==> flow/config.mk <==
export PLATFORM = sky130hd
export DESIGN_NAME = mult32x32_fast
export DESIGN_NICKNAME = mult32x32_fast
export VERILOG_FILES = /design/flow/design.v
export SDC_FILE = /design/flow/constraint.sdc
export NUM_CORES = 4
export LEC_CHECK = 0
export CAP_MARGIN = 20
export CORE_MARGIN = 2
export CORE_UTILIZATION = 67
export CTS_CLUSTER_SIZE = 39
export SETUP_SLACK_MARGIN = -0.82
export SLEW_MARGIN = 20
==> flow/constraint.sdc <==
create_clock -name core_clock -period 9.3 [get_ports {clk}]
set_input_delay 1.8600 -clock core_clock [delete_from_list [all_inputs] [get_ports {clk}]]
set_output_delay 1.8600 -clock core_clock [all_outputs]
set_load 0.01 [all_outputs]
==> flow/design.v <==
module mult32x32_fast_arith (
    input logic clk,              
    input logic reset,            
    input logic [31:0] a,         
    input logic [31:0] b,         
    input logic [1:0] a_sel,      
    input logic b_sel,            
    input logic [2:0] shift_sel,  
    input logic upd_prod,         
    input logic clr_prod,         
    output logic a_msb_is_0,      
    output logic b_msw_is_0,      
    output logic [63:0] product   
);
    logic [7:0] a_out;
    logic [15:0] b_out;
    logic [24:0] multi_out;
    logic [63:0] shift_out;
    logic [63:0] adder_out;
    logic [63:0] ff_out;
    assign a_msb_is_0 = ~|a[31:24];  
    assign b_msw_is_0 = ~|b[31:16];  
    always_comb begin
        case (a_sel)
            2'd0: a_out = a[7:0];
            2'd1: a_out = a[15:8];
            2'd2: a_out = a[23:16];
            2'd3: a_out = a[31:24];
            default: a_out = 8'd0;
        endcase
    end
    always_comb begin
        case (b_sel)
            1'b0: b_out = b[15:0];
            1'b1: b_out = b[31:16];
            default: b_out = 16'd0;
        endcase
    end
    always_comb begin
        multi_out = b_out * a_out;
    end
    always_comb begin
        case (shift_sel)
            3'd0: shift_out = multi_out << 0;
            3'd1: shift_out = multi_out << 8;
            3'd2: shift_out = multi_out << 16;
            3'd3: shift_out = multi_out << 24;
            3'd4: shift_out = multi_out << 32;
            3'd5: shift_out = multi_out << 40;
            default: shift_out = 64'd0;
        endcase
    end
    always_comb begin
        adder_out = shift_out + ff_out;
    end
    always_ff @(posedge clk or posedge reset) begin
        if (reset) begin
            ff_out <= '0;
        end else begin
            if (clr_prod) begin
                ff_out <= '0;
            end else if (upd_prod) begin
                ff_out <= adder_out;
            end 
        end 
    end
   assign product = ff_out;
endmodule
module mult32x32_fast_fsm (
    input logic clk,               
    input logic reset,             
    input logic start,             
    input logic a_msb_is_0,        
    input logic b_msw_is_0,        
    output logic busy,             
    output logic [1:0] a_sel,      
    output logic b_sel,            
    output logic [2:0] shift_sel,  
    output logic upd_prod,         
    output logic clr_prod          
);
    typedef enum {
        idle_st,
        a0_b0_st,
        a1_b0_st,
        a2_b0_st,
        a3_b0_st,
        a0_b1_st,
        a1_b1_st,
        a2_b1_st,
        a3_b1_st
      } sm_type;
    sm_type current_state;
    sm_type next_state;
    always_ff @(posedge clk, posedge reset) begin
        if (reset == 1'b1) begin
            current_state <= idle_st;
        end
        else begin
            current_state <= next_state;
        end
    end
    always_comb begin
        next_state = current_state;
        busy = 1'b1;
        a_sel = 2'b00;
        b_sel = 1'b0;
        shift_sel = 3'b000;  
        upd_prod = 1'b1;
        clr_prod = 1'b0;
        case (current_state)
            idle_st: begin
                busy = 1'b0;
                if (start == 1'b1) begin
                    next_state = a0_b0_st;
                    upd_prod = 1'b0;
                    clr_prod = 1'b1;
                end
                else begin
                    upd_prod = 1'b0;
                    clr_prod = 1'b0;
                end
            end
            a0_b0_st: begin
                next_state = a1_b0_st;
                shift_sel = 3'b000;  
            end
            a1_b0_st: begin
                next_state = a2_b0_st;
                a_sel = 2'b01;
                shift_sel = 3'b001;  
            end
            a2_b0_st: begin
                a_sel = 2'b10;
                shift_sel = 3'b010;  
                if (a_msb_is_0 == 1'b1) begin
                    if (b_msw_is_0 == 1'b1) begin
                        next_state = idle_st;
                    end
                    else begin
                        next_state = a0_b1_st;
                    end
                end
                else begin
                    next_state = a3_b0_st;
                end
            end
            a3_b0_st: begin
                a_sel = 2'b11;
                shift_sel = 3'b011;  
                if (b_msw_is_0 == 1'b1) begin
                    next_state = idle_st;
                end
                else begin
                    next_state = a0_b1_st;
                end
            end
            a0_b1_st: begin
                next_state = a1_b1_st;
                a_sel = 2'b00;
                b_sel = 1'b1;
                shift_sel = 3'b010;  
            end
            a1_b1_st: begin
                next_state = a2_b1_st;
                a_sel = 2'b01;
                b_sel = 1'b1;
                shift_sel = 3'b011;  
            end
            a2_b1_st: begin
                a_sel = 2'b10;
                b_sel = 1'b1;
                shift_sel = 3'b100;  
                if (a_msb_is_0 == 1'b1) begin
                    next_state = idle_st;
                end
                else begin
                    next_state = a3_b1_st;
                end
            end
            a3_b1_st: begin
                a_sel = 2'b11;
                b_sel = 1'b1;
                shift_sel = 3'b101;  
                busy = 1'b1;
                if (start == 0) begin
                    next_state = idle_st;
                end
                else begin
                    next_state = a0_b0_st;
                    upd_prod = 1'b0;
                    clr_prod = 1'b1;
                end
            end
        endcase
    end
endmodule
module mult32x32_fast (
    input logic clk,             
    input logic reset,           
    input logic start,           
    input logic [31:0] a,        
    input logic [31:0] b,        
    output logic busy,           
    output logic [63:0] product  
);
    logic [1:0] a_sel;
    logic b_sel;
    logic [2:0] shift_sel;
    logic upd_prod;
    logic clr_prod;
    logic a_msb_is_0;
    logic b_msw_is_0;
    mult32x32_fast_fsm f_fsm_m(
        .clk(clk),
        .reset(reset),
        .start(start),
        .busy(busy),
        .a_sel(a_sel),
        .b_sel(b_sel),
        .shift_sel(shift_sel),
        .upd_prod(upd_prod),
        .clr_prod(clr_prod),
        .a_msb_is_0(a_msb_is_0),
        .b_msw_is_0(b_msw_is_0)
    );
    mult32x32_fast_arith f_arith_m(
        .clk(clk),
        .reset(reset),
        .a(a),
        .b(b),
        .a_sel(a_sel),
        .b_sel(b_sel),
        .shift_sel(shift_sel),
        .upd_prod(upd_prod),
        .clr_prod(clr_prod),
        .a_msb_is_0(a_msb_is_0),
        .b_msw_is_0(b_msw_is_0),
        .product(product)
    );
endmodule
==> flow/run.sh <==
#!/bin/bash
# the make line also repeats each setting of config.mk as NAME=value (left out here)
make -C /OpenROAD-flow-scripts/flow DESIGN_CONFIG=/design/flow/config.mk WORK_HOME=/design/flow/orfs CLKGATE_MAP_FILE= finish
==> flow_metrics.tcl, run 1 <==
# implementation run metrics
set metrics [dict create \
    status "aborted with a tool error" \
    lastStage "5_1_grt" \
    error "[ERROR GRT-0232] Routing congestion too high. Check the congestion heatmap in the GUI." \
    ys.flops 73 \
    xor_share_pct 5.98 \
    gp_congestion 1.04 \
    synth_stat.cells 1421 \
    ys_top_logic_family "adder cells" \
    die_y_um 135 \
    synth_cell_types 80 \
    ys_sh_adder_pct 26.6 \
    htreeDepth 3 \
    ys_area_um2 11400 \
    ff_type "dfrtp_1" \
    yosysSeqAreaShare_pct 16.0 \
    cts_sinks 73 \
    yosysTopAreaCellShare_pct 15.8 \
    yosysMostFrequentCell "nor2_1" \
    die-area_um2 18100 \
    grt-ovfl-total 383 \
    cts_made_buffers 9 \
    top_area_cell "dfrtp_1" \
    postCtsSetupBuffers 0 \
    cts_root_buffer "clkbuf_16" \
    synthArstFlopShare_pct 100 \
    place.port_buffers 131 \
    ios 132 \
    top_cells_by_area "dfrtp_1 16%, fa_1 15%, ha_1 12%" \
    ctsHoldBuffers 0 \
    synthCells 1421 \
    synth.avg_cell_area_um2 8.03 \
    pre_cts_ws_ns -1.41 \
    dpl.hpwl_um 33800 \
    common_cells "195 x nor2_1, 143 x nand2_1, 121 x inv_1, 107 x ha_1, 99 x a21oi_1" \
    syn_nets 1680 \
    synthSimpleGateAreaFrac_pct 18.6 \
    coreArea_um2 16600 \
    die_w_um 135 \
    edf_count 0 \
    syn_area_um2 11400 \
    post_synth_ao_oa_area_fraction_pct 24.0 \
    rows 47 \
    ys_warn_count 2 \
    ys_sh_mux_pct 1.85 \
    grt_usage_pct 85.9 \
    clk_path_buf_depth 2 \
    fp_util_pct 68.6 \
]
==> through the flow <==
stage | TNS [ns] | instances | instance area, um2 | hold WS [ns]
after global placement | -24.64 | 2017 | 15000 | 0.334
after floorplan | -0.0519 | 1421 | 11400 | 0.331
after CTS | -20.47 | 2033 | 15400 | 0.378
after detailed placement | -40.09 | 2017 | 15000 | 0.345
==> per-layer routing <==
layer,GRT overflow,track usage (%)
met5,0,27.2
met4,120,94.3
met3,4,71.5
met2,255,103
met1,4,81.9
==> timing repair <==
item / 4_1_cts
resized: 6
setup endpoints to repair: 22
pin swaps: 0
==> run 2: changes to the inputs <==
Settings changed: CORE_UTILIZATION 67 to 57, CTS_CLUSTER_SIZE 39 to not set, SETUP_SLACK_MARGIN -0.82 to 2.18.
Clock period 9.3 ns to 8.26 ns, I/O delays scaled along.
==> run 2 against run 1 <==
- the flow again stops in 5_1_grt
- die size is 17% higher
- synthesized cell count stayed put
- area after synthesis unchanged
==> flow_metrics.tcl, run 2 <==
# implementation run metrics
set metrics [dict create \
    die-area_um2 21200 \
    die_y_um 146 \
    rows 51 \
    ctsHoldBuffers 0 \
    synth.avg_cell_area_um2 8.03 \
    top_cells_by_area "dfrtp_1 16%, fa_1 15%, ha_1 12%" \
    ios 132 \
    place.port_buffers 131 \
    ys_sh_adder_pct 26.6 \
    die_w_um 146 \
    synth_stat.cells 1421 \
    lastStage "5_1_grt" \
    synthSimpleGateAreaFrac_pct 18.6 \
    dpl.hpwl_um 33600 \
    synthCells 1421 \
    top_area_cell "dfrtp_1" \
    common_cells "195 x nor2_1, 143 x nand2_1, 121 x inv_1, 107 x ha_1, 99 x a21oi_1" \
    fp_util_pct 58.3 \
    yosysTopAreaCellShare_pct 15.8 \
    clk_path_buf_depth 2 \
    ys_area_um2 11400 \
    syn_nets 1680 \
    htreeDepth 3 \
    ys.flops 73 \
    cts_made_buffers 9 \
    pre_cts_ws_ns -1.35 \
    post_synth_ao_oa_area_fraction_pct 24.0 \
    cts_root_buffer "clkbuf_16" \
    syn_area_um2 11400 \
    synthArstFlopShare_pct 100 \
    cts_sinks 73 \
    ys_top_logic_family "adder cells" \
    edf_count 0 \
    coreArea_um2 19600 \
    dpl.cell_count 2141 \
    ff_type "dfrtp_1" \
    synth_cell_types 80 \
    ys_sh_mux_pct 1.85 \
    yosysMostFrequentCell "nor2_1" \
    status "aborted with a tool error" \
    xor_share_pct 5.98 \
    yosysSeqAreaShare_pct 16.0 \
    gp_congestion 1.02 \
    error "[ERROR DPL-0038] Utilization greater than 100%, impossible to legalize" \
    ys_warn_count 2 \
]
run 2: stage by stage:
stage                     area (um2)  hold slack [ns]
after CTS                      18600            0.357
after detailed placement       16300            0.336
after global placement         16300            0.338
after floorplan                12100            0.331
run 2: repair_timing:
action / in CTS
pin swaps: 130
cloned: 4
buffers inserted: 74
setup endpoints to repair: 59
gates resized: 387
==> run 3: changes to the inputs <==
Settings changed: CORE_UTILIZATION 57 to 58, CTS_CLUSTER_DIAMETER set to 322, SETUP_SLACK_MARGIN 2.18 to not set, TNS_END_PERCENT set to 5.
Clock period 8.26 ns to 5.15 ns, I/O delays scaled along.
==> run 3 against run 2 <==
- the flow again stops in 5_1_grt
- synthesized cell count did not move
- die size fell by 1.7%
- area after synthesis did not move
==> flow_metrics.tcl, run 3 <==
# implementation run metrics
set metrics [dict create \
    status "aborted with a tool error" \
    die_y_um 144 \
    top_area_cell "dfrtp_1" \
    clk_path_buf_depth 2 \
    cts_root_buffer "clkbuf_16" \
    ios 132 \
    die_w_um 144 \
    common_cells "195 x nor2_1, 143 x nand2_1, 121 x inv_1, 107 x ha_1, 99 x a21oi_1" \
    rows 51 \
    top_cells_by_area "dfrtp_1 16%, fa_1 15%, ha_1 12%" \
    ys_top_logic_family "adder cells" \
    yosysSeqAreaShare_pct 16.0 \
    cts_made_buffers 9 \
    synthArstFlopShare_pct 100 \
    ff_type "dfrtp_1" \
    ys.flops 73 \
    dpl.cell_count 2161 \
    fp_util_pct 58.8 \
    yosysMostFrequentCell "nor2_1" \
    placed_area_um2 16200 \
    synth_stat.cells 1421 \
    syn_area_um2 11400 \
    htreeDepth 3 \
    ctsHoldBuffers 0 \
    cts_sinks 73 \
    synthSimpleGateAreaFrac_pct 18.6 \
    xor_share_pct 5.98 \
    ys_sh_mux_pct 1.85 \
    syn_nets 1680 \
    die-area_um2 20800 \
    synth.avg_cell_area_um2 8.03 \
    error "[ERROR GRT-0232] Routing congestion too high. Check the congestion heatmap in the GUI." \
    lastStage "5_1_grt" \
    dpl.hpwl_um 34600 \
    edf_count 0 \
    grt-ovfl-total 92 \
    yosysTopAreaCellShare_pct 15.8 \
    synthCells 1421 \
    grt_usage_pct 82.2 \
    coreArea_um2 19400 \
    ys_area_um2 11400 \
    gp_congestion 0.984 \
    post_synth_ao_oa_area_fraction_pct 24.0 \
    ys_sh_adder_pct 26.6 \
    ys_warn_count 2 \
    synth_cell_types 80 \
    place.port_buffers 131 \
]
## run 3: metal layers
layer	GRT usage (%)	overflow
met1	81.5	3
met2	94.4	52
met3	74.3	0
met4	78.5	37
met5	46.4	0
## run 3: what timing repair did
item | CTS
pin swaps | 80
endpoints found under the setup margin | 60
gates cloned | 1
buffers inserted | 31
resized | 132
## run 3: through the flow
stage,setup slack (ns),utilization [%],TNS (ns)
3_5_place_dp,-4.23,83.7,-203.76
4_1_cts,-3.36,89.5,-156.59
2_1_floorplan,-2.77,-,-121.47
3_3_place_gp,-3.92,83.7,-189.17
==> run 4: changes to the inputs <==
Settings changed: CAP_MARGIN 20 to 35, CELL_PAD_IN_SITES_GLOBAL_PLACEMENT set to 2, CORE_ASPECT_RATIO set to 0.6, CORE_MARGIN 2 to 7, CORE_UTILIZATION 58 to 24, CTS_CLUSTER_DIAMETER 322 to 283, CTS_CLUSTER_SIZE set to 18, GPL_ROUTABILITY_DRIVEN set to 0, HOLD_SLACK_MARGIN set to 0.03, MIN_ROUTING_LAYER set to met2, PLACE_DENSITY set to 0.51, SETUP_SLACK_MARGIN set to 1.52, TNS_END_PERCENT 5 to not set.
Clock period 5.15 ns to 5.8 ns, I/O delays scaled along.
==> run 4 against run 3 <==
- area after synthesis unchanged
- now fails the layout checks on setup timing
- synthesized cell count did not move
- die size increased to 2.6 times the previous value
==> flow_metrics.tcl, run 4 <==
# metrics dict for downstream scripts
set metrics [dict create \
    status "failed layout checks" \
    so_faults "setup timing" \
    hold_viol 0 \
    dpl.hpwl_um 43600 \
    setup_ws_ns -3.02 \
    hold_path_end "f_fsm_m.current_state[3]" \
    cts_tree "built" \
    top_usage_layer "met3" \
    xor_share_pct 5.98 \
    worstSetupEndpoint "f_arith_m.ff_out[60]" \
    num_vias 18100 \
    tightest_slew_ns 0.990 \
    syn_area_um2 11400 \
    tool_warnings 29 \
    rr_worst_depth 38 \
    ys.flops 73 \
    ios 132 \
    crit_arrival_ns 9.08 \
    grt_usage_pct 29.8 \
    rows 61 \
    worstHoldPathType "flip-flop to flip-flop" \
    edf_count 0 \
    critical_path.max_stage_delay_ns 0.58 \
    drtAntennaViolNets 0 \
    crit_type "input port to flip-flop" \
    htreeDepth 3 \
    ys_warn_count 2 \
    synth.avg_cell_area_um2 8.03 \
    ys_top_logic_family "adder cells" \
    fin_setup_tns_ns -137.79 \
    final_core_util_pct 43.1 \
    synthArstFlopShare_pct 100 \
    syn_nets 1680 \
    drt_first_pass_iters 8 \
    final-max-slew-violation-count 0 \
    synthSimpleGateAreaFrac_pct 18.6 \
    cts_sinks 73 \
    clk_pin_slew_ns 0.07 \
    cp_common_cell "fa_1" \
    yosysMostFrequentCell "nor2_1" \
    rsz0062_at_grt "yes" \
    grt-ovfl-total 0 \
    die-area_um2 54100 \
    cpMaxStageDelayCell "fa_1" \
    yosysTopAreaCellShare_pct 15.8 \
    cap_violations 0 \
    die_w_um 296 \
    clock.fmax_mhz 113 \
    crit_fanout 7 \
    clock_skew_ns 0.0128 \
    yosysSeqAreaShare_pct 16.0 \
    place.port_buffers 131 \
    drc_errors 0 \
    r2r_end "f_arith_m.ff_out[60]" \
    routedWlPerCell_um 20.7 \
    antenna_found_initial 0 \
    cp-end-kind "flip-flop" \
    grtUsageMet3_pct 52.8 \
    clk_path_buf_depth 2 \
    cp.required_ns 6.06 \
    reg2reg_from "f_fsm_m.current_state[4]" \
    synth_stat.cells 1421 \
    hold_depth 0 \
    cts_made_buffers 9 \
    cts_root_buffer "clkbuf_16" \
    hold_start "f_fsm_m.current_state[5]" \
    ys_sh_adder_pct 26.6 \
    ys_sh_mux_pct 1.85 \
    coreArea_um2 46600 \
    ctsHoldBuffers 0 \
    cp_top_family "adder cells" \
    cp-startpoint "b[21]" \
    grt_max_degree 44 \
    top_area_cell "dfrtp_1" \
    grt.met2_usage_pct 26.8 \
    syn2layout_area_growth_pct 76.1 \
    cp.depth 34 \
    fp_util_pct 24.5 \
    viasPerCell 6.76 \
    synthCells 1421 \
    grt_pass1_vias 21300 \
    ff_type "dfrtp_1" \
    relSlewSlack_pct 33.8 \
    grt_pass1_wl_um 82100 \
    finalClockPeriodUsage_pct 152 \
    final-setup-viol-count 58 \
    layout.nets 2304 \
    drtIter0Drc 1395 \
    ys_area_um2 11400 \
    top_cells_by_area "dfrtp_1 16%, fa_1 15%, ha_1 12%" \
    synth_cell_types 80 \
    clock_latency_ns 0.38 \
    common_cells "195 x nor2_1, 143 x nand2_1, 121 x inv_1, 107 x ha_1, 99 x a21oi_1" \
    die_y_um 183 \
    rrSetupSlack_ns -3.01 \
    critPathBufInv 7 \
    grt.met1_usage_pct 0 \
    layout_min_cycle_time_ns 8.82 \
    cp-start-kind "input port" \
    finalWirelength_um 55600 \
    post_synth_ao_oa_area_fraction_pct 24.0 \
]
run 4: metal layers:
layer	vias up	share of wire, %
met5	-	1.8
met4	38	3.2
met3	305	52
met2	5137	43
met1	6469	0
li1	6197	-
run 4: layout make-up:
type,count,area (um2)
fillers,4709,26500
multi-input cells,1168,10900
repair buffers,672,5810
flip-flops and latches,73,1830
well taps,630,788
inverters,121,455
clock buffers,13,250
clock inverters,2,15.0
diodes,6,15.0
run 4: through the flow:
step	hold WS, ns	cells	cell area (um2)	setup slack, ns
finish	0.356	2685	20100	-3.02
global route	0.368	2679	20100	-3.38
CTS	0.353	2638	19000	-2.92
detailed placement	0.339	2579	17500	-3.97
global placement	0.339	2578	17500	-3.61
floorplan	0.331	1421	12300	-2.09
run 4: what timing repair did:
action / in CTS / in global routing
resized: 200 / 142
pin swaps: 86 / 113
endpoints found under the setup margin: 61 / 62
gates cloned: 1 / 0
setup buffers: 43 / 40
==> run 5: changes to the inputs <==
Settings changed: CAP_MARGIN 35 to 20, CELL_PAD_IN_SITES_GLOBAL_PLACEMENT 2 to not set, CORE_ASPECT_RATIO 0.6 to not set, CORE_MARGIN 7 to 2, CORE_UTILIZATION 24 to 66, CTS_CLUSTER_DIAMETER 283 to not set, CTS_CLUSTER_SIZE 18 to 61, GPL_ROUTABILITY_DRIVEN 0 to not set, HOLD_SLACK_MARGIN 0.03 to not set, MAX_ROUTING_LAYER set to met4, MIN_ROUTING_LAYER met2 to not set, PLACE_DENSITY 0.51 to not set, SETUP_SLACK_MARGIN 1.52 to not set.
Clock period 5.8 ns to 8.48 ns, I/O delays scaled along.
==> run 5 against run 4 <==
- the run now fails in 4_1_cts
- die size shrank 66%
- synthesized cell count is the same
- area after synthesis is the same
==> flow_metrics.tcl, run 5 <==
# implementation run metrics
set metrics [dict create \
    yosysSeqAreaShare_pct 16.0 \
    top_cells_by_area "dfrtp_1 16%, fa_1 15%, ha_1 12%" \
    synthSimpleGateAreaFrac_pct 18.6 \
    xor_share_pct 5.98 \
    rows 48 \
    fp_util_pct 66.7 \
    ys_top_logic_family "adder cells" \
    place.port_buffers 131 \
    synth_cell_types 80 \
    gp_congestion 1.08 \
    dpl.hpwl_um 37400 \
    lastStage "4_1_cts" \
    yosysMostFrequentCell "nor2_1" \
    status "aborted with a tool error" \
    synthArstFlopShare_pct 100 \
    die-area_um2 18400 \
    top_area_cell "dfrtp_1" \
    ys_warn_count 2 \
    ys.flops 73 \
    ys_area_um2 11400 \
    syn_area_um2 11400 \
    ios 132 \
    ys_sh_adder_pct 26.6 \
    die_w_um 136 \
    synth.avg_cell_area_um2 8.03 \
    edf_count 0 \
    synthCells 1421 \
    ys_sh_mux_pct 1.85 \
    synth_stat.cells 1421 \
    error "[ERROR DPL-0038] Utilization greater than 100%, impossible to legalize" \
    die_y_um 136 \
    pre_cts_ws_ns -1.38 \
    coreArea_um2 17100 \
    yosysTopAreaCellShare_pct 15.8 \
    dpl.cell_count 2062 \
    common_cells "195 x nor2_1, 143 x nand2_1, 121 x inv_1, 107 x ha_1, 99 x a21oi_1" \
    ff_type "dfrtp_1" \
    post_synth_ao_oa_area_fraction_pct 24.0 \
    syn_nets 1680 \
]
[run 5: per-stage QoR]
step / utilization, % / cell area (um2) / hold slack [ns]
2_1_floorplan: - / 11700 / 0.331
3_3_place_gp: 91.3 / 15600 / 0.334
3_5_place_dp: 91.3 / 15600 / 0.362
==> run 6: changes to the inputs <==
Settings changed: ABC_AREA set to 1, CAP_MARGIN 20 to 15, CELL_PAD_IN_SITES_DETAIL_PLACEMENT set to 2, CORE_ASPECT_RATIO set to 0.89, CORE_UTILIZATION 66 to 44, CTS_CLUSTER_DIAMETER set to 210, CTS_CLUSTER_SIZE 61 to not set, GPL_ROUTABILITY_DRIVEN set to 0, GPL_TIMING_DRIVEN set to 1, HOLD_SLACK_MARGIN set to -0.05, MIN_ROUTING_LAYER set to met2, PLACE_DENSITY_LB_ADDON set to 0.23, SLEW_MARGIN 20 to 0, TNS_END_PERCENT set to 50.
Clock period 8.48 ns to 11.7 ns, I/O delays scaled along.
==> run 6 against run 5 <==
- the run fails in 3_5_place_dp
- die size up 68%
- area after synthesis up 14%
- synthesized cell count up 46%
==> flow_metrics.tcl, run 6 <==
# implementation run metrics
set metrics [dict create \
    ys_warn_count 2 \
    synthCells 2071 \
    ff_type "dfrtp_1" \
    synthArstFlopShare_pct 100 \
    synthSimpleGateAreaFrac_pct 33.8 \
    synth_cell_types 56 \
    ys_sh_mux_pct 0.463 \
    status "aborted with a tool error" \
    coreArea_um2 29200 \
    xor_share_pct 1.08 \
    synth_stat.cells 2071 \
    yosysMostFrequentCell "nand2_1" \
    top_cells_by_area "nand2_1 17%, dfrtp_1 14%, fa_1 13%" \
    synth.avg_cell_area_um2 6.27 \
    yosysTopAreaCellShare_pct 16.8 \
    fp_util_pct 44.5 \
    syn_nets 2330 \
    ys_area_um2 13000 \
    error "[ERROR DPL-0033] detailed placement checks failed during check placement." \
    die_w_um 186 \
    rows 59 \
    top_area_cell "nand2_1" \
    syn_area_um2 13000 \
    yosysSeqAreaShare_pct 14.1 \
    ys.flops 73 \
    common_cells "580 x nand2_1, 338 x inv_1, 311 x nor2_1, 135 x a21oi_1, 107 x ha_1" \
    lastStage "3_5_place_dp" \
    ys_sh_adder_pct 23.4 \
    post_synth_ao_oa_area_fraction_pct 15.4 \
    ys_top_logic_family "simple AND/OR/NAND/NOR gates" \
    die_y_um 166 \
    ios 132 \
    place.port_buffers 131 \
    edf_count 0 \
    die-area_um2 30900 \
]
run 6: per-stage QoR:
stage | instances | instance area, um2 | setup WS, ns | hold slack, ns
global placement | 2569 | 14600 | 1.79 | 0.332
floorplan | 2071 | 13000 | 3.70 | 0.331
==> run 7: changes to the inputs <==
Settings changed: ABC_AREA 1 to not set, CAP_MARGIN 15 to 40, CELL_PAD_IN_SITES_DETAIL_PLACEMENT 2 to not set, CORE_ASPECT_RATIO 0.89 to not set, CORE_UTILIZATION 44 to 30, CTS_CLUSTER_DIAMETER 210 to not set, GPL_ROUTABILITY_DRIVEN 0 to not set, GPL_TIMING_DRIVEN 1 to not set, HOLD_SLACK_MARGIN -0.05 to 0.13, MAX_ROUTING_LAYER met4 to not set, MIN_ROUTING_LAYER met2 to not set, PLACE_DENSITY_LB_ADDON 0.23 to not set, SETUP_SLACK_MARGIN set to -0.5, TNS_END_PERCENT 50 to not set.
Clock period 11.7 ns to 9.5 ns, I/O delays scaled along.
==> run 7 against run 6 <==
- the layout now fails its checks (setup timing)
- area after synthesis fell by 12%
- die size rose by 28%
- synthesized cell count fell by 31%
==> flow_metrics.tcl, run 7 <==
# metrics dict for downstream scripts
set metrics [dict create \
    status "failed layout checks" \
    so_faults "setup timing" \
    grt_max_degree 83 \
    rows 71 \
    tool_warnings 26 \
    cts_sinks 73 \
    yosysTopAreaCellShare_pct 15.8 \
    crit_arrival_ns 9.88 \
    ff_type "dfrtp_1" \
    ys_area_um2 11400 \
    clock_skew_ns 0.00941 \
    die_y_um 199 \
    common_cells "195 x nor2_1, 143 x nand2_1, 121 x inv_1, 107 x ha_1, 99 x a21oi_1" \
    cp.depth 34 \
    viasPerCell 5.15 \
    r2r_end "f_arith_m.ff_out[62]" \
    layout_min_cycle_time_ns 9.64 \
    final-max-slew-violation-count 0 \
    num_vias 12000 \
    hold_depth 0 \
    top_area_cell "dfrtp_1" \
    worstHoldPathType "flip-flop to flip-flop" \
    grt-ovfl-total 0 \
    cp.required_ns 9.74 \
    reg2reg_from "f_fsm_m.current_state[4]" \
    gp_congestion 0.951 \
    ios 132 \
    setup_ws_ns -0.143 \
    die_w_um 199 \
    synthCells 1421 \
    cp_top_family "AND-OR/OR-AND gates" \
    hold_path_end "f_fsm_m.current_state[3]" \
    insertedDiodeCount 0 \
    htreeDepth 3 \
    finalClockPeriodUsage_pct 102 \
    grt_pass1_vias 12000 \
    routedWlPerCell_um 16.9 \
    ys.flops 73 \
    ctsHoldBuffers 0 \
    fin_setup_tns_ns -0.999 \
    place.port_buffers 131 \
    cp-startpoint "a[14]" \
    clock_latency_ns 0.35 \
    synthArstFlopShare_pct 100 \
    worstSetupEndpoint "f_arith_m.ff_out[62]" \
    final-setup-viol-count 16 \
    clk_pin_slew_ns 0.07 \
    tightest_slew_ns 0.933 \
    cpMaxStageDelayCell "fa_1" \
    cap_violations 0 \
    relSlewSlack_pct 37.8 \
    cts_made_buffers 9 \
    layout.nets 2066 \
    cp-start-kind "input port" \
    clk_path_buf_depth 2 \
    drc_errors 0 \
    crit_fanout 6 \
    drtAntennaViolNets 0 \
    synth_stat.cells 1421 \
    cts_tree "built" \
    drt_first_pass_iters 5 \
    holdWs_ns 0.349 \
    synth_cell_types 80 \
    xor_share_pct 5.98 \
    hold_start "f_fsm_m.current_state[5]" \
    drtIter0Drc 732 \
    final_core_util_pct 42.4 \
    post_synth_ao_oa_area_fraction_pct 24.0 \
    synth.avg_cell_area_um2 8.03 \
    die-area_um2 39600 \
    synthSimpleGateAreaFrac_pct 18.6 \
    antenna_found_initial 0 \
    top_cells_by_area "dfrtp_1 16%, fa_1 15%, ha_1 12%" \
    fp_util_pct 30.4 \
    grt_pass1_wl_um 63400 \
    ys_top_logic_family "adder cells" \
    critical_path.max_stage_delay_ns 0.56 \
    coreArea_um2 37600 \
    cp_common_cell "fa_1" \
    finalWirelength_um 39300 \
    critPathBufInv 5 \
    syn2layout_area_growth_pct 39.5 \
    ys_sh_mux_pct 1.85 \
    grt_usage_pct 20.1 \
    yosysMostFrequentCell "nor2_1" \
    yosysSeqAreaShare_pct 16.0 \
    rrSetupSlack_ns 0.37 \
    rr_worst_depth 34 \
    dpl.hpwl_um 32100 \
    clock.fmax_mhz 104 \
    cts_root_buffer "clkbuf_16" \
    ys_warn_count 2 \
    syn_area_um2 11400 \
    syn_nets 1680 \
    ys_sh_adder_pct 26.6 \
    hold_viol 0 \
    edf_count 0 \
    cp-end-kind "flip-flop" \
    crit_type "input port to flip-flop" \
]
## run 7: layout make-up
| cell class | count | area (um2) |
|---|---|---|
| fill | 3798 | 21700 |
| multi-input combinational | 1167 | 9010 |
| timing repair buffer | 435 | 3660 |
| sequential | 73 | 1830 |
| tap | 511 | 639 |
| inverter | 121 | 454 |
| clock buffer | 9 | 225 |
| clock inverter | 7 | 103 |
## run 7: metal layers
layer | up-vias | global-route usage [%] | part of all wire, %
met1 | 5794 | 28.0 | 46
met2 | 359 | 33.0 | 47
met4 | 0 | 5.14 | 2.0
li1 | 5757 | - | -
met5 | - | 0 | 0
met3 | 55 | 2.48 | 5.4
## run 7: repair_timing
action / CTS / global route
resized: 0 / 41
buffers inserted: 0 / 1
endpoints found under the setup margin: 0 / 28
## run 7: per-stage QoR
step	setup WS [ns]	area, um2	instances
2_1_floorplan	0.108	11400	1421
3_3_place_gp	-0.689	15400	2304
3_5_place_dp	-0.771	15400	2306
4_1_cts	-0.431	15700	2322
5_1_grt	-0.504	15900	2323
6_report	-0.143	15900	2323
==> run 8: changes to the inputs <==
Settings changed: CAP_MARGIN 40 to 20, CELL_PAD_IN_SITES_GLOBAL_PLACEMENT set to 0, CORE_ASPECT_RATIO set to 1.0, CORE_UTILIZATION 30 to 65, CTS_CLUSTER_DIAMETER set to 41, CTS_CLUSTER_SIZE set to 33, GPL_ROUTABILITY_DRIVEN set to 1, HOLD_SLACK_MARGIN 0.13 to -0.09, SETUP_SLACK_MARGIN -0.5 to 1.52, SLEW_MARGIN 0 to 20, TNS_END_PERCENT set to 5.
Clock period 9.5 ns to 9.49 ns, I/O delays scaled along.
==> run 8 against run 7 <==
- the flow now stops in 5_1_grt
- die size fell by 53%
- synthesized cell count did not move
- area after synthesis did not move
==> flow_metrics.tcl, run 8 <==
# implementation run metrics
set metrics [dict create \
    synthCells 1421 \
    synth_cell_types 80 \
    ys_sh_adder_pct 26.6 \
    ys_sh_mux_pct 1.85 \
    yosysSeqAreaShare_pct 16.0 \
    dpl.hpwl_um 32400 \
    top_area_cell "dfrtp_1" \
    post_synth_ao_oa_area_fraction_pct 24.0 \
    ys_top_logic_family "adder cells" \
    synthSimpleGateAreaFrac_pct 18.6 \
    ff_type "dfrtp_1" \
    yosysMostFrequentCell "nor2_1" \
    die_w_um 137 \
    ctsHoldBuffers 0 \
    place.port_buffers 131 \
    pre_cts_ws_ns -0.519 \
    synthArstFlopShare_pct 100 \
    synth_stat.cells 1421 \
    common_cells "195 x nor2_1, 143 x nand2_1, 121 x inv_1, 107 x ha_1, 99 x a21oi_1" \
    grt_usage_pct 82.7 \
    syn_area_um2 11400 \
    lastStage "5_1_grt" \
    fp_util_pct 66.2 \
    htreeDepth 3 \
    cts_root_buffer "clkbuf_16" \
    synth.avg_cell_area_um2 8.03 \
    top_cells_by_area "dfrtp_1 16%, fa_1 15%, ha_1 12%" \
    ys.flops 73 \
    yosysTopAreaCellShare_pct 15.8 \
    grt-ovfl-total 177 \
    edf_count 0 \
    syn_nets 1680 \
    status "aborted with a tool error" \
    coreArea_um2 17200 \
    ios 132 \
    die_y_um 137 \
    clk_path_buf_depth 2 \
    rows 48 \
    ys_warn_count 2 \
    error "[ERROR GRT-0232] Routing congestion too high. Check the congestion heatmap in the GUI." \
    die-area_um2 18600 \
    cts_made_buffers 9 \
    xor_share_pct 5.98 \
    gp_congestion 0.970 \
    cts_sinks 73 \
    ys_area_um2 11400 \
]
-- run 8: routing by layer --
metal / overflow / GRT usage, %
met1: 1 / 79.4
met2: 90 / 96.2
met3: 3 / 68.5
met4: 83 / 91.7
met5: 0 / 49.7
-- run 8: repair_timing --
action / CTS
pin swaps: 46
setup endpoints to repair: 52
endpoints found under the hold margin: 0
gates resized: 74
buffers inserted: 25
-- run 8: per-stage QoR --
step | area [um2] | std cells | utilization [%]
floorplan | 11900 | 1421 | -
global placement | 14800 | 1944 | 86.1
detailed placement | 14900 | 1945 | 86.2
CTS | 15700 | 1986 | 91.0
==> run 9: changes to the inputs <==
Settings changed: CAP_MARGIN 20 to 0, CELL_PAD_IN_SITES_GLOBAL_PLACEMENT 0 to not set, CORE_ASPECT_RATIO 1.0 to not set, CORE_UTILIZATION 65 to 40, CTS_CLUSTER_DIAMETER 41 to not set, CTS_CLUSTER_SIZE 33 to not set, GPL_ROUTABILITY_DRIVEN 1 to not set, HOLD_SLACK_MARGIN -0.09 to not set, PLACE_DENSITY set to 0.35, SETUP_SLACK_MARGIN 1.52 to -0.38, TNS_END_PERCENT 5 to not set.
Clock period 9.49 ns to 9.5 ns, I/O delays scaled along.
==> run 9 against run 8 <==
- now fails the layout checks on setup timing
- area after synthesis unchanged
- synthesized cell count unchanged
- die size is 60% higher
==> flow_metrics.tcl, run 9 <==
# metrics dict for downstream scripts
set metrics [dict create \
    status "failed layout checks" \
    edf_count 0 \
    drtIter0Drc 623 \
    grt_usage_pct 27.0 \
    critical_path.max_stage_delay_ns 0.55 \
    cp.required_ns 9.76 \
    dpl.cell_count 2200 \
    yosysSeqAreaShare_pct 16.0 \
    syn_nets 1680 \
    ys_top_logic_family "adder cells" \
    layout.nets 2092 \
    routedWlPerCell_um 18.3 \
    die-area_um2 29900 \
    top_area_cell "dfrtp_1" \
    ys.flops 73 \
    crit_fanout 8 \
    clk_pin_slew_ns 0.07 \
    design_area_um2 16100 \
    relSlewSlack_pct 34.4 \
    rr_worst_depth 34 \
    cap_violations 0 \
    tightest_slew_ns 0.985 \
    final_cells 2216 \
    yosysMostFrequentCell "nor2_1" \
    ff_type "dfrtp_1" \
    grt_max_degree 84 \
    grt_pass1_wl_um 64700 \
    hold_path_end "f_fsm_m.current_state[3]" \
    final-max-slew-violation-count 0 \
    ys_warn_count 2 \
    grt_pass1_vias 12000 \
    ys_sh_adder_pct 26.6 \
    cts_made_buffers 9 \
    cp-end-kind "flip-flop" \
    die_y_um 173 \
    r2r_end "f_arith_m.ff_out[49]" \
    clock_skew_ns 0.0234 \
    clk_path_buf_depth 2 \
    fin_setup_tns_ns -0.218 \
    drtAntennaViolNets 0 \
    layout_min_cycle_time_ns 9.57 \
    rows 61 \
    tool_warnings 28 \
    synthCells 1421 \
    dpl.hpwl_um 32600 \
    insertedDiodeCount 0 \
    synth.avg_cell_area_um2 8.03 \
    clock.fmax_mhz 104 \
    hold_depth 0 \
    ios 132 \
    xor_share_pct 5.98 \
    antenna_found_initial 0 \
    synth_stat.cells 1421 \
    top_cells_by_area "dfrtp_1 16%, fa_1 15%, ha_1 12%" \
    crit_type "input port to flip-flop" \
    cp-startpoint "a[28]" \
    synthSimpleGateAreaFrac_pct 18.6 \
    finalWirelength_um 40600 \
    clock_latency_ns 0.38 \
    pre_cts_ws_ns -0.991 \
    setup_ws_ns -0.0701 \
    viasPerCell 5.37 \
    ys_area_um2 11400 \
    fp_util_pct 40.9 \
    so_faults "setup timing" \
    grt-ovfl-total 0 \
    crit_arrival_ns 9.83 \
    placed_area_um2 15400 \
    cts_sinks 73 \
    final-setup-viol-count 7 \
    gp_congestion 0.911 \
    htreeDepth 3 \
    hold_viol 0 \
    cts_root_buffer "clkbuf_16" \
    syn_area_um2 11400 \
    cp-start-kind "input port" \
    die_w_um 173 \
    common_cells "195 x nor2_1, 143 x nand2_1, 121 x inv_1, 107 x ha_1, 99 x a21oi_1" \
    cts_tree "built" \
    place.port_buffers 131 \
    synthArstFlopShare_pct 100 \
    synth_cell_types 80 \
    post_synth_ao_oa_area_fraction_pct 24.0 \
    coreArea_um2 27900 \
    cp.depth 34 \
    cpMaxStageDelayCell "fa_1" \
    drt_first_pass_iters 5 \
    hold_start "f_fsm_m.current_state[5]" \
    cp_top_family "AND-OR/OR-AND gates" \
    num_vias 11900 \
    ys_sh_mux_pct 1.85 \
    finalClockPeriodUsage_pct 101 \
    syn2layout_area_growth_pct 40.8 \
    ctsHoldBuffers 0 \
    worstSetupEndpoint "f_arith_m.ff_out[49]" \
    yosysTopAreaCellShare_pct 15.8 \
    worstHoldPathType "flip-flop to flip-flop" \
    critPathBufInv 7 \
    reg2reg_from "f_fsm_m.current_state[1]" \
    rrSetupSlack_ns 0.56 \
    drc_errors 0 \
]
==> run 9: cell type report <==
type                    instances  area, um2
clock buffers                   9        225
clock inverters                 7       66.3
fillers                      2700      11900
inverters                     121        455
multi-input cells            1167       9210
flip-flops and latches         73       1830
well taps                     378        473
repair buffers                461       3820
==> run 9: what timing repair did <==
action                     CTS  global route
setup endpoints to repair   13            33
pin swaps                    4            36
resized                      6            78
buffers inserted             1             4
==> run 9: per-stage QoR <==
| stage | util, % | hold WS [ns] |
|---|---|---|
| 2_1_floorplan | - | 0.331 |
| 3_3_place_gp | 55.1 | 0.336 |
| 3_5_place_dp | 55.1 | 0.337 |
| 4_1_cts | 56.3 | 0.353 |
| 5_1_grt | 57.6 | 0.362 |
| 6_report | 57.6 | 0.351 |
==> run 9: per-layer routing <==
layer	vias up	share of wire (%)	track usage, %	wire, um
met3	57	4.6	4.05	1890
met1	5730	46	36.7	18700
li1	5805	-	-	-
met4	0	2.3	7.49	937
met5	-	0	0	0
met2	313	47	44.8	19100
==> run 10: changes to the inputs <==
Settings changed: CAP_MARGIN 0 to 20, CORE_ASPECT_RATIO set to 0.5, CORE_UTILIZATION 40 to 72, CTS_CLUSTER_SIZE set to 96, PLACE_DENSITY 0.35 to 0.43, SETUP_SLACK_MARGIN -0.38 to not set, TNS_END_PERCENT set to 5.
Clock period 9.5 ns to 8.81 ns, I/O delays scaled along.
==> run 10 against run 9 <==
- the flow now stops in 3_5_place_dp
- area after synthesis did not move
- die size fell by 43%
- synthesized cell count did not move
==> flow_metrics.tcl, run 10 <==
# implementation run metrics
set metrics [dict create \
    status "aborted with a tool error" \
    lastStage "3_5_place_dp" \
    error "[ERROR DPL-0033] detailed placement checks failed during check placement." \
    yosysTopAreaCellShare_pct 15.8 \
    top_cells_by_area "dfrtp_1 16%, fa_1 15%, ha_1 12%" \
    ff_type "dfrtp_1" \
    xor_share_pct 5.98 \
    gp_congestion 1.05 \
    ios 132 \
    rows 32 \
    ys_warn_count 2 \
    place.port_buffers 131 \
    synth_cell_types 80 \
    ys_area_um2 11400 \
    syn_nets 1680 \
    syn_area_um2 11400 \
    top_area_cell "dfrtp_1" \
    ys_sh_adder_pct 26.6 \
    ys_sh_mux_pct 1.85 \
    synthCells 1421 \
    synthArstFlopShare_pct 100 \
    die-area_um2 16900 \
    synth_stat.cells 1421 \
    edf_count 0 \
    coreArea_um2 15500 \
    post_synth_ao_oa_area_fraction_pct 24.0 \
    common_cells "195 x nor2_1, 143 x nand2_1, 121 x inv_1, 107 x ha_1, 99 x a21oi_1" \
    ys_top_logic_family "adder cells" \
    die_w_um 182 \
    fp_util_pct 73.9 \
    yosysSeqAreaShare_pct 16.0 \
    synthSimpleGateAreaFrac_pct 18.6 \
    yosysMostFrequentCell "nor2_1" \
    synth.avg_cell_area_um2 8.03 \
    ys.flops 73 \
    die_y_um 93.0 \
]
run 10: per-stage QoR:
stage          hold slack, ns  cells
2_1_floorplan           0.331   1421
3_3_place_gp            0.333   2026
==> run 11: changes to the inputs <==
Settings changed: CORE_ASPECT_RATIO 0.5 to not set, CORE_UTILIZATION 72 to 65, CTS_CLUSTER_SIZE 96 to 24, HOLD_SLACK_MARGIN set to 0.26, PLACE_DENSITY 0.43 to not set, PLACE_DENSITY_LB_ADDON set to 0.02, SETUP_SLACK_MARGIN set to 1.32, TNS_END_PERCENT 5 to not set.
Clock period 8.81 ns to 7.7 ns, I/O delays scaled along.
==> run 11 against run 10 <==
- the flow stops in 4_1_cts
- synthesized cell count unchanged
- area after synthesis unchanged
- die size increased by 10%
==> flow_metrics.tcl, run 11 <==
# implementation run metrics
set metrics [dict create \
    coreArea_um2 17200 \
    fp_util_pct 66.2 \
    dpl.hpwl_um 38400 \
    die_w_um 137 \
    edf_count 0 \
    common_cells "195 x nor2_1, 143 x nand2_1, 121 x inv_1, 107 x ha_1, 99 x a21oi_1" \
    ys.flops 73 \
    error "[ERROR DPL-0038] Utilization greater than 100%, impossible to legalize" \
    ff_type "dfrtp_1" \
    die_y_um 137 \
    post_synth_ao_oa_area_fraction_pct 24.0 \
    lastStage "4_1_cts" \
    gp_congestion 1.04 \
    synth.avg_cell_area_um2 8.03 \
    yosysTopAreaCellShare_pct 15.8 \
    rows 48 \
    synth_cell_types 80 \
    ys_warn_count 2 \
    place.port_buffers 131 \
    synthSimpleGateAreaFrac_pct 18.6 \
    ys_top_logic_family "adder cells" \
    pre_cts_ws_ns -2.17 \
    yosysMostFrequentCell "nor2_1" \
    ios 132 \
    ys_sh_adder_pct 26.6 \
    syn_nets 1680 \
    ys_area_um2 11400 \
    yosysSeqAreaShare_pct 16.0 \
    synth_stat.cells 1421 \
    placed_area_um2 16100 \
    status "aborted with a tool error" \
    synthArstFlopShare_pct 100 \
    top_area_cell "dfrtp_1" \
    ys_sh_mux_pct 1.85 \
    synthCells 1421 \
    xor_share_pct 5.98 \
    die-area_um2 18600 \
    top_cells_by_area "dfrtp_1 16%, fa_1 15%, ha_1 12%" \
    syn_area_um2 11400 \
]
-- run 11: stage by stage --
step           instances  utilization, %  hold WS [ns]
2_1_floorplan       1421               -         0.331
3_3_place_gp        2085            93.3         0.331
3_5_place_dp        2085            93.3         0.339
==> run 12: changes to the inputs <==
Settings changed: CORE_MARGIN 2 to 3, CORE_UTILIZATION 65 to 40, CTS_CLUSTER_SIZE 24 to not set, GPL_ROUTABILITY_DRIVEN set to 1, HOLD_SLACK_MARGIN 0.26 to not set, MIN_ROUTING_LAYER set to met1, PLACE_DENSITY_LB_ADDON 0.02 to 0.2, SETUP_SLACK_MARGIN 1.32 to 1.69, SLEW_MARGIN 20 to 25, TNS_END_PERCENT set to 30.
Clock period 7.7 ns to 9.86 ns, I/O delays scaled along.
==> run 12 against run 11 <==
- now clean on timing, DRC and antenna
- die size up 64%
- synthesized cell count unchanged
- area after synthesis is the same
==> flow_metrics.tcl, run 12 <==
# metrics dict for downstream scripts
set metrics [dict create \
    ys.flops 73 \
    routedWlPerCell_um 18.4 \
    drt_first_pass_iters 5 \
    xor_share_pct 5.98 \
    grt_max_degree 61 \
    synth_stat.cells 1421 \
    synthCells 1421 \
    grt_pass1_vias 12000 \
    placed_area_um2 14700 \
    cp-end-kind "flip-flop" \
    synthSimpleGateAreaFrac_pct 18.6 \
    ctsHoldBuffers 0 \
    gp_congestion 0.914 \
    cts_tree "built" \
    grt-ovfl-total 0 \
    design_area_um2 16500 \
    edf_count 0 \
    cp-start-kind "input port" \
    rrSetupSlack_ns 0.90 \
    clock_latency_ns 0.36 \
    syn2layout_area_growth_pct 44.5 \
    worstHoldPathType "flip-flop to flip-flop" \
    clock.fmax_mhz 110 \
    tool_warnings 29 \
    layout_min_cycle_time_ns 9.12 \
    cp.required_ns 10.11 \
    layout.nets 2013 \
    dpl.hpwl_um 30200 \
    final_core_util_pct 59.0 \
    syn_nets 1680 \
    crit_arrival_ns 9.37 \
    reg2reg_from "f_fsm_m.current_state[1]" \
    coreArea_um2 27900 \
    ys_top_logic_family "adder cells" \
    cp-startpoint "a[10]" \
    place.port_buffers 131 \
    synth.avg_cell_area_um2 8.03 \
    cts_made_buffers 9 \
    grt_usage_pct 25.3 \
    clk_pin_slew_ns 0.07 \
    yosysMostFrequentCell "nor2_1" \
    critical_path.max_stage_delay_ns 0.57 \
    fp_util_pct 40.9 \
    hold_path_end "f_fsm_m.current_state[3]" \
    ys_sh_adder_pct 26.6 \
    r2r_end "f_arith_m.ff_out[61]" \
    top_area_cell "dfrtp_1" \
    htreeDepth 3 \
    die_w_um 175 \
    relSlewSlack_pct 34.4 \
    crit_fanout 6 \
    drtAntennaViolNets 0 \
    crit_type "input port to flip-flop" \
    ios 132 \
    top_cells_by_area "dfrtp_1 16%, fa_1 15%, ha_1 12%" \
    clock_skew_ns 0.0127 \
    synth_cell_types 80 \
    cap_violations 0 \
    cp.depth 37 \
    pre_cts_ws_ns -0.344 \
    finalClockPeriodUsage_pct 92.5 \
    post_synth_ao_oa_area_fraction_pct 24.0 \
    drtIter0Drc 678 \
    final-max-slew-violation-count 0 \
    rows 61 \
    finalWirelength_um 39400 \
    cts_sinks 73 \
    insertedDiodeCount 0 \
    cts_root_buffer "clkbuf_16" \
    yosysTopAreaCellShare_pct 15.8 \
    rsz0062_at_grt "yes" \
    setup_ws_ns 0.744 \
    hold_viol 0 \
    common_cells "195 x nor2_1, 143 x nand2_1, 121 x inv_1, 107 x ha_1, 99 x a21oi_1" \
    die_y_um 175 \
    ys_area_um2 11400 \
    clk_path_buf_depth 2 \
    final-setup-viol-count 0 \
    fin_setup_tns_ns 0 \
    num_vias 11700 \
    syn_area_um2 11400 \
    viasPerCell 5.49 \
    ys_warn_count 2 \
    yosysSeqAreaShare_pct 16.0 \
    holdWs_ns 0.351 \
    grt_pass1_wl_um 63100 \
    status "no timing/DRC/antenna violations" \
    hold_depth 0 \
    ff_type "dfrtp_1" \
    rr_worst_depth 38 \
    critPathBufInv 9 \
    hold_start "f_fsm_m.current_state[5]" \
    worstSetupEndpoint "f_arith_m.ff_out[61]" \
    antenna_found_initial 0 \
    cpMaxStageDelayCell "fa_1" \
    drc_errors 0 \
    synthArstFlopShare_pct 100 \
    ys_sh_mux_pct 1.85 \
    cp_top_family "adder cells" \
    tightest_slew_ns 0.983 \
    die-area_um2 30600 \
]
## run 12: through the flow
step | std cells
final | 2137
after global routing | 2137
after CTS | 2109
after detailed placement | 2045
after global placement | 2045
after floorplan | 1421
## run 12: what timing repair did
action,CTS,global route
resized,232,103
pin swaps,109,96
gates cloned,1,0
setup buffers,47,28
setup endpoints to repair,50,47
## run 12: cell type report
cell class	count	area (um2)
inverters	121	455
fillers	2507	11400
multi-input cells	1167	10200
clock inverters	7	82.6
clock buffers	9	225
flip-flops and latches	73	1830
repair buffers	382	3250
well taps	378	473
## run 12: per-layer routing
layer  track usage (%)  routed length [um]  vias up
met1              35.1               18200     5701
li1                  -                   -     5656
met4              5.12                 584        0
met3              3.30                1770       51
met2              42.6               18900      318
met5                 0                   0        -
